== run 1 ==
Design top_module_d11, start of the top module:
module top_module_d11(
    i_clk,
    i_reset,
    i_start,
    i_load,
    i_enc_dec,
    i_pt1,
    i_pt2,
    i_key1,
    i_key2,
    i_r,
    o_ct1,
    o_ct2,
    o_done
);
make LEC_CHECK=0 ABC_AREA=1 CAP_MARGIN=25 CELL_PAD_IN_SITES_GLOBAL_PLACEMENT=0 CORE_ASPECT_RATIO=0.71 CORE_MARGIN=2 CORE_UTILIZATION=58 CTS_CLUSTER_DIAMETER=253 HOLD_SLACK_MARGIN=0.01 SETUP_SLACK_MARGIN=-0.22 SLEW_MARGIN=25 finish   # period 3.34 ns
run.sh (not shown) runs the stock make flow with config.mk's settings and CLKGATE_MAP_FILE=.
Run 1 finished all stages; however, its layout fails the closing checks, the failures being setup timing.
For run 2, these inputs were changed with respect to run 1:
Settings: SETUP_SLACK_MARGIN removed (was -0.22); CORE_ASPECT_RATIO changed from 0.71 to 1.05; ABC_AREA changed from 1 to 0; CORE_UTILIZATION changed from 58 to 55; PLACE_DENSITY newly set to 0.58; CTS_CLUSTER_DIAMETER changed from 253 to 134; the clock period (ns, I/O delays scaled along) changed from 3.34 to 3.51.
### Flow results
- | run 2 | all stages done | FAIL | setup timing |
- Total routed wire length on the met1 layer in run 2 vs run 1: down about 9%
- The multi-input gate share of the layout cell area in run 2 sits 0.62 points above the value recorded for run 1.
- Looking at data arrival time of the worst path, run 2 sits 0.25 ns lower than run 1 does.
- Measured against each other, run 2 and run 1 differ in non-clock buffer count, the higher figure coming from run 2.
- When run 2 is set beside run 1, its ratio of routed vias to standard cells turns out to be 3.4% smaller.
[inputs] run 3 vs run 2
Settings: ABC_AREA changed from 0 to 1; CORE_UTILIZATION changed from 55 to 30; MIN_ROUTING_LAYER newly set to met2; PLACE_DENSITY changed from 0.58 to 0.35; SLEW_MARGIN changed from 25 to 35; CTS_CLUSTER_DIAMETER changed from 134 to 132; CELL_PAD_IN_SITES_GLOBAL_PLACEMENT changed from 0 to 3; CELL_PAD_IN_SITES_DETAIL_PLACEMENT newly set to 1; CORE_ASPECT_RATIO changed from 1.05 to 1.46; HOLD_SLACK_MARGIN changed from 0.01 to 0.02; CORE_MARGIN changed from 2 to 4.
[summary]
- Run 2 and run 3: no clean run
- Comparing run 2 and run 3, the lower area after synthesis is on run 2.
- Per the comparison of run 3 with run 2, non-clock buffer count increased by 147 relative to the old numbers, utilization decreased by 39 points relative to the old numbers.
- In the final design statistics, run 3 uses more standard cells in total than run 2.
- Taking run 2 as the reference point, the global-route usage of run 3 rises by 6.4 points.
- Of the two candidates, run 2 has the worse worst hold slack and run 3 the better one.
For run 4, these inputs were changed with respect to run 3:
Settings: a change of HOLD_SLACK_MARGIN from 0.02 to 0.01; a change of CTS_CLUSTER_DIAMETER from 132 to 134; a change of PLACE_DENSITY from 0.35 to 0.95; a deleted CELL_PAD_IN_SITES_DETAIL_PLACEMENT that had been 1; a deleted MIN_ROUTING_LAYER that had been met2; a change of SLEW_MARGIN from 35 to 25; a change of CORE_MARGIN from 4 to 8; a change of CORE_ASPECT_RATIO from 1.46 to 0.89.
==> comparison <==
Run 4 had finished all stages when the layout checks came back failing, citing setup timing. In run 4 relative to run 3, global-route wire length before repair had gone down by more than 10%. Going from run 3 to run 4, utilization shows a reduction of 1.2 points. Going from run 3 to run 4, the count of endpoints failing setup in the final report was found to have gone down by 1.2%. Run comparison: run 4 peak-usage layer in the global routing report met2; run 3 peak-usage layer in the global routing report met3. Run 4 vs. run 3: number of signal-net buffers in the layout saw a decrease; post-route minimum period saw a decrease; initial antenna violation count saw an increase.

---

Starting RTL as in the previous note.
==> flow/design.v (excerpt) <==
module top_module_d11(
    i_clk,
    i_reset,
    i_start,
    i_load,
    i_enc_dec,
    i_pt1,
    i_pt2,
    i_key1,
    i_key2,
    i_r,
    o_ct1,
    o_ct2,
    o_done
);
input  i_start;
input  i_clk;
input  i_reset;
input  i_enc_dec;
input  i_load;
input  [191 : 0] i_r;
input  [63 : 0] i_pt1;
input  [63 : 0] i_pt2;
input  [127 : 0] i_key1;
input  [127 : 0] i_key2;
output wire [63 : 0] o_ct1;
output wire [63 : 0] o_ct2;
output wire o_done;
parameter IDLE = 2'b0, ROUND_FW = 2'b10, ROUND_BW = 2'b11, HALT = 2'b01;
reg [3 : 0] rnd_cnt;
reg [3 : 0] rnd_next;
reg  subrnd_cnt;
reg  subrnd_next;
reg [1 : 0] state;
reg [1 : 0] next_state;
reg done_reg;
reg done_next;
reg sel1, sel2, sel3, sel4;
reg [3 : 0] rc_sel;
wire rk_sel;
wire [3 : 0] rc_in_xor;
reg enc_dec_reg;
reg enc_dec_next;
wire  [63:0] RCarray [15 : 0];
reg [63 : 0] RC_in;
assign  RCarray[0]  =  64'h0;
assign  RCarray[1]  =  64'h0;
assign  RCarray[2]  =  64'h0;
assign  RCarray[3]  =  64'h13198a2e03707344;
assign  RCarray[4]  =  64'ha4093822299f31d0;
assign  RCarray[5]  =  64'h082efa98ec4e6c89;
assign  RCarray[6]  =  64'h452821e638d01377;
assign  RCarray[7]  =  64'hbe5466cf34e90c6c;
assign  RCarray[8]  =  64'h7ef84f78fd955cb1;
assign  RCarray[9]  =  64'h85840851f1ac43aa;
  ...
export LEC_CHECK = 0
export CAP_MARGIN = 0
export CORE_MARGIN = 2
export CORE_UTILIZATION = 66
export MAX_ROUTING_LAYER = met4
export SLEW_MARGIN = 20
create_clock -name core_clock -period 4.04 [get_ports {i_clk}]
The baseline ended with an error in global routing (5_1_grt), error ODB-0269.
Next try:
--- a/flow/config.mk
+++ b/flow/config.mk
@@ -7,6 +7,6 @@
 export LEC_CHECK = 0
-export CAP_MARGIN = 0
+export CAP_MARGIN = 20
 export CORE_MARGIN = 2
-export CORE_UTILIZATION = 66
-export MAX_ROUTING_LAYER = met4
+export CORE_UTILIZATION = 40
+export SETUP_SLACK_MARGIN = 0.1
 export SLEW_MARGIN = 20
==> flow/constraint.sdc (replaced) <==
create_clock -name core_clock -period 6.0 [get_ports {i_clk}]
set_input_delay 1.2000 -clock core_clock [delete_from_list [all_inputs] [get_ports {i_clk}]]
set_output_delay 1.2000 -clock core_clock [all_outputs]
set_load 0.01 [all_outputs]
Effect: This time the run produced a clean layout; area after synthesis is unchanged; die size went up by well over a third; synthesized cell count is unchanged.
